==> trial 97: inputs <==
## ftdi_bridge
module ftdi_bridge
#(
     parameter MODE             = "SYNC"
    ,parameter CLK_DIV          = 2
    ,parameter GP_OUTPUTS       = 32
    ,parameter GP_INPUTS        = 32
    ,parameter GPIO_ADDRESS     = 32'hf0000000
    ,parameter GP_IN_EVENT_MASK = 0
    ,parameter AXI_ID           = 0
)
(
     input           clk_i
    ,input           rst_i
    ,input           ftdi_rxf_i
    ,input           ftdi_txe_i
    ,input  [  7:0]  ftdi_data_in_i
    ,input           mem_awready_i
    ,input           mem_wready_i
    ,input           mem_bvalid_i
    ,input  [  1:0]  mem_bresp_i
    ,input  [  3:0]  mem_bid_i
    ,input           mem_arready_i
    ,input           mem_rvalid_i
    ,input  [ 31:0]  mem_rdata_i
    ,input  [  1:0]  mem_rresp_i
    ,input  [  3:0]  mem_rid_i
    ,input           mem_rlast_i
    ,input  [ 31:0]  gp_inputs_i
    ,output          ftdi_siwua_o
    ,output          ftdi_wrn_o
    ,output          ftdi_rdn_o
    ,output          ftdi_oen_o
    ,output [  7:0]  ftdi_data_out_o
    ,output          mem_awvalid_o
    ,output [ 31:0]  mem_awaddr_o
    ,output [  3:0]  mem_awid_o
    ,output [  7:0]  mem_awlen_o
    ,output [  1:0]  mem_awburst_o
    ,output          mem_wvalid_o
    ,output [ 31:0]  mem_wdata_o
    ,output [  3:0]  mem_wstrb_o
    ,output          mem_wlast_o
    ,output          mem_bready_o
    ,output          mem_arvalid_o
    ,output [ 31:0]  mem_araddr_o
    ,output [  3:0]  mem_arid_o
    ,output [  7:0]  mem_arlen_o
    ,output [  1:0]  mem_arburst_o
    ,output          mem_rready_o
    ,output [ 31:0]  gp_outputs_o
);
clock: 4.69 ns
lec_check: 0
cap_margin: 5
cell_pad_in_sites_detail_placement: 0
cell_pad_in_sites_global_placement: 1
core_margin: 5
core_utilization: 20
cts_cluster_size: 95
max_routing_layer: met5
place_density_lb_addon: 0.08
setup_slack_margin: 1.31
slew_margin: 20
run.sh (not shown) runs the stock make flow with config.mk's settings and CLKGATE_MAP_FILE=.
==> build 85 (differences from trial 97) <==
- CORE_MARGIN: 5 -> 2
- CORE_UTILIZATION: 20 -> 64
- PLACE_DENSITY_LB_ADDON: 0.08 -> unset
- SETUP_SLACK_MARGIN: 1.31 -> 0.88
==> flow/constraint.sdc (replaced) <==
create_clock -name core_clock -period 3.02 [get_ports {clk_i}]
set_input_delay 0.6040 -clock core_clock [delete_from_list [all_inputs] [get_ports {clk_i}]]
set_output_delay 0.6040 -clock core_clock [all_outputs]
set_load 0.01 [all_outputs]
==> trial 93 (differences from trial 97) <==
- CELL_PAD_IN_SITES_GLOBAL_PLACEMENT: 1 -> 0
- CORE_MARGIN: 5 -> 2
- CORE_UTILIZATION: 20 -> 72
- PLACE_DENSITY_LB_ADDON: 0.08 -> unset
- SETUP_SLACK_MARGIN: 1.31 -> 0.17
==> flow/constraint.sdc (replaced) <==
create_clock -name core_clock -period 2.11 [get_ports {clk_i}]
set_input_delay 0.4220 -clock core_clock [delete_from_list [all_inputs] [get_ports {clk_i}]]
set_output_delay 0.4220 -clock core_clock [all_outputs]
set_load 0.01 [all_outputs]
==> trial 55 (differences from trial 97) <==
- ABC_AREA: unset -> 1
- CAP_MARGIN: 5 -> 20
- CELL_PAD_IN_SITES_DETAIL_PLACEMENT: 0 -> unset
- CELL_PAD_IN_SITES_GLOBAL_PLACEMENT: 1 -> 3
- CORE_MARGIN: 5 -> 2
- CORE_UTILIZATION: 20 -> 46
- CTS_CLUSTER_SIZE: 95 -> unset
- PLACE_DENSITY: unset -> 0.4
- PLACE_DENSITY_LB_ADDON: 0.08 -> unset
- SETUP_SLACK_MARGIN: 1.31 -> 0.29
- SLEW_MARGIN: 20 -> 25
- TNS_END_PERCENT: unset -> 70
==> flow/constraint.sdc (replaced) <==
create_clock -name core_clock -period 3.84 [get_ports {clk_i}]
set_input_delay 0.7680 -clock core_clock [delete_from_list [all_inputs] [get_ports {clk_i}]]
set_output_delay 0.7680 -clock core_clock [all_outputs]
set_load 0.01 [all_outputs]
==> notes <==
Clock skew, lowest first: trial 55, trial 97, build 85.
Trial 93 never finished: it broke off in clock tree synthesis (4_1_cts). Trial 55 ran to the end with no violations. Build 85 finished but fails on setup timing. Trial 97 finished with timing, DRC and antenna clean.
Between trial 55 and trial 97, the lower clock power is in trial 97 (gap about 9%, measured against trial 97).
Against trial 97, the clock-buffer cell count of trial 55 is lower by 23.
Against trial 55, the first-iteration DRC count of build 85 is larger by about 80%.
Register-to-register slack: build 85 < trial 55 < trial 97.
Total power: trial 97 < trial 55 < build 85.
In build 85 the setup slack is lower than in trial 55, by 1.2 ns.
In synthesized cell count, trial 93 and build 85 do not differ.
The lowest sequential share of layout area belongs to build 85, the highest to trial 55.
Combinational power: trial 55 < trial 97 < build 85.

==> job 4302: inputs <==
ftdi_bridge again, from the RTL that the note above started with.
Settings: LEC_CHECK=0, ABC_AREA=0, CAP_MARGIN=20, CELL_PAD_IN_SITES_GLOBAL_PLACEMENT=2, CORE_MARGIN=8, CORE_UTILIZATION=40, CTS_CLUSTER_DIAMETER=337, CTS_CLUSTER_SIZE=20, GPL_ROUTABILITY_DRIVEN=1, GPL_TIMING_DRIVEN=1, MAX_ROUTING_LAYER=met4, MIN_ROUTING_LAYER=met2, PLACE_DENSITY_LB_ADDON=0.27, SETUP_SLACK_MARGIN=2.38, SLEW_MARGIN=20; clock period 10.0 ns.
==> inputs of job 7378, as changes to job 4302 <==
- ABC_AREA: 0 -> default
- CAP_MARGIN: 20 -> 5
- CELL_PAD_IN_SITES_GLOBAL_PLACEMENT: 2 -> default
- CORE_MARGIN: 8 -> 2
- CORE_UTILIZATION: 40 -> 72
- CTS_CLUSTER_DIAMETER: 337 -> 318
- CTS_CLUSTER_SIZE: 20 -> default
- GPL_ROUTABILITY_DRIVEN: 1 -> default
- GPL_TIMING_DRIVEN: 1 -> default
- MAX_ROUTING_LAYER: met4 -> default
- MIN_ROUTING_LAYER: met2 -> default
- PLACE_DENSITY: default -> 0.67
- PLACE_DENSITY_LB_ADDON: 0.27 -> default
- SETUP_SLACK_MARGIN: 2.38 -> 1.0
==> flow/constraint.sdc (replaced) <==
create_clock -name core_clock -period 7.25 [get_ports {clk_i}]
set_input_delay 1.4500 -clock core_clock [delete_from_list [all_inputs] [get_ports {clk_i}]]
set_output_delay 1.4500 -clock core_clock [all_outputs]
set_load 0.01 [all_outputs]
==> CHANGELOG.md <==
### Physical design

- Status: finished clean
- CTS clock-pin slew for the worst setup and hold paths: 0.06 ns
- Vias per std cell: 7.679
- Tap Count: 940
- Worst setup margin: 1.904 ns
- Tool warnings: 62
- Non-clock buffer total of the final layout: 369
- Crit Path Max Fanout: 42
- R2R Setup Slk: 1.90 ns
- Hold EP: data_q[17]$_DFFE_PP0P_
- Final wirelength: 186.6 mm
- Reg2reg path depth: 11
(the above is from job 7378)
==> CHANGELOG.md <==
### Physical design

- Non-clock buffer total of the final layout: 423
- Hold EP: data_q[1]$_DFFE_PP0P_
- Tap Count: 1662
- Crit Path Max Fanout: 32
- Status: finished clean
- Vias per std cell: 8.148
- CTS clock-pin slew for the worst setup and hold paths: 0.10 ns
- Worst setup margin: 4.200 ns
(the above is from job 4302)

==> run P: inputs <==
ftdi_bridge again, from the RTL that the note above started with.
==> flow/design.v (excerpt) <==
module ftdi_bridge
#(
     parameter MODE             = "SYNC"
    ,parameter CLK_DIV          = 2
    ,parameter GP_OUTPUTS       = 32
    ,parameter GP_INPUTS        = 32
    ,parameter GPIO_ADDRESS     = 32'hf0000000
    ,parameter GP_IN_EVENT_MASK = 0
    ,parameter AXI_ID           = 0
)
(
     input           clk_i
    ,input           rst_i
    ,input           ftdi_rxf_i
    ,input           ftdi_txe_i
    ,input  [  7:0]  ftdi_data_in_i
    ,input           mem_awready_i
    ,input           mem_wready_i
    ,input           mem_bvalid_i
    ,input  [  1:0]  mem_bresp_i
    ,input  [  3:0]  mem_bid_i
    ,input           mem_arready_i
    ,input           mem_rvalid_i
    ,input  [ 31:0]  mem_rdata_i
    ,input  [  1:0]  mem_rresp_i
    ,input  [  3:0]  mem_rid_i
    ,input           mem_rlast_i
    ,input  [ 31:0]  gp_inputs_i
    ,output          ftdi_siwua_o
    ,output          ftdi_wrn_o
    ,output          ftdi_rdn_o
    ,output          ftdi_oen_o
    ,output [  7:0]  ftdi_data_out_o
    ,output          mem_awvalid_o
    ,output [ 31:0]  mem_awaddr_o
    ,output [  3:0]  mem_awid_o
    ,output [  7:0]  mem_awlen_o
    ,output [  1:0]  mem_awburst_o
    ,output          mem_wvalid_o
    ,output [ 31:0]  mem_wdata_o
    ,output [  3:0]  mem_wstrb_o
    ,output          mem_wlast_o
    ,output          mem_bready_o
    ,output          mem_arvalid_o
    ,output [ 31:0]  mem_araddr_o
    ,output [  3:0]  mem_arid_o
    ,output [  7:0]  mem_arlen_o
    ,output [  1:0]  mem_arburst_o
    ,output          mem_rready_o
    ,output [ 31:0]  gp_outputs_o
);
localparam CMD_NOP          = 4'd0;
localparam CMD_WR           = 4'd1;
localparam CMD_RD           = 4'd2;
localparam CMD_GP_WR        = 4'd3;
localparam CMD_GP_RD        = 4'd4;
localparam CMD_GP_RD_CLR    = 4'd5;
localparam CMD_STREAM_ON    = 4'd6;
localparam CMD_STREAM_OFF   = 4'd7;
localparam LEN_W            = 12;
localparam DATA_W           = 8;
localparam STATE_W          = 4;
localparam STATE_IDLE       = 4'd0;
localparam STATE_CMD        = 4'd1;
localparam STATE_LEN        = 4'd2;
localparam STATE_ADDR0      = 4'd3;
localparam STATE_ADDR1      = 4'd4;
localparam STATE_ADDR2      = 4'd5;
  ...
Settings: LEC_CHECK=0, ABC_AREA=1, CAP_MARGIN=5, CELL_PAD_IN_SITES_DETAIL_PLACEMENT=0, CELL_PAD_IN_SITES_GLOBAL_PLACEMENT=1, CORE_ASPECT_RATIO=0.63, CORE_MARGIN=5, CORE_UTILIZATION=69, CTS_CLUSTER_DIAMETER=287, CTS_CLUSTER_SIZE=95, GPL_ROUTABILITY_DRIVEN=0, GPL_TIMING_DRIVEN=1, HOLD_SLACK_MARGIN=0.22, MAX_ROUTING_LAYER=met4, MIN_ROUTING_LAYER=met2, PLACE_DENSITY=0.37, SETUP_SLACK_MARGIN=-0.2, SLEW_MARGIN=30; clock period 4.69 ns.
==> inputs of run R, as changes to run P <==
==> flow/config.mk (replaced) <==
export PLATFORM = sky130hd
export DESIGN_NAME = ftdi_bridge
export DESIGN_NICKNAME = ftdi_bridge
export VERILOG_FILES = /design/flow/design.v
export SDC_FILE = /design/flow/constraint.sdc
export NUM_CORES = 4
export LEC_CHECK = 0
export CAP_MARGIN = 20
export CORE_ASPECT_RATIO = 0.52
export CORE_MARGIN = 7
export CORE_UTILIZATION = 40
export SETUP_SLACK_MARGIN = -0.88
export SLEW_MARGIN = 0
==> flow/constraint.sdc (replaced) <==
create_clock -name core_clock -period 10.0 [get_ports {clk_i}]
set_input_delay 2.0000 -clock core_clock [delete_from_list [all_inputs] [get_ports {clk_i}]]
set_output_delay 2.0000 -clock core_clock [all_outputs]
set_load 0.01 [all_outputs]
==> inputs of run Z, as changes to run P <==
==> flow/config.mk (replaced) <==
export PLATFORM = sky130hd
export DESIGN_NAME = ftdi_bridge
export DESIGN_NICKNAME = ftdi_bridge
export VERILOG_FILES = /design/flow/design.v
export SDC_FILE = /design/flow/constraint.sdc
export NUM_CORES = 4
export LEC_CHECK = 0
export CAP_MARGIN = 20
export CORE_MARGIN = 2
export CORE_UTILIZATION = 71
export CTS_CLUSTER_SIZE = 41
export PLACE_DENSITY = 0.35
export SETUP_SLACK_MARGIN = 3.21
export SLEW_MARGIN = 20
==> flow/constraint.sdc (replaced) <==
create_clock -name core_clock -period 11.2 [get_ports {clk_i}]
set_input_delay 2.2400 -clock core_clock [delete_from_list [all_inputs] [get_ports {clk_i}]]
set_output_delay 2.2400 -clock core_clock [all_outputs]
set_load 0.01 [all_outputs]
==> results <==
Run P never finished: it broke off in global routing. Run R finished clean. Run Z completed without violations. Die size, highest first: run R, run P, run Z. Of run R and run Z, run Z has the higher register-to-register slack (gap 1.7 ns). Of run Z and run R, run R has the higher final area (gap 2.2%, measured against run R). Setup slack: run Z is better than run R (1.7 ns). Of run R and run Z, run Z has the higher clock skew (gap 0.017 ns).
Power figures rest on the tool's default switching activity, not on a simulated workload.
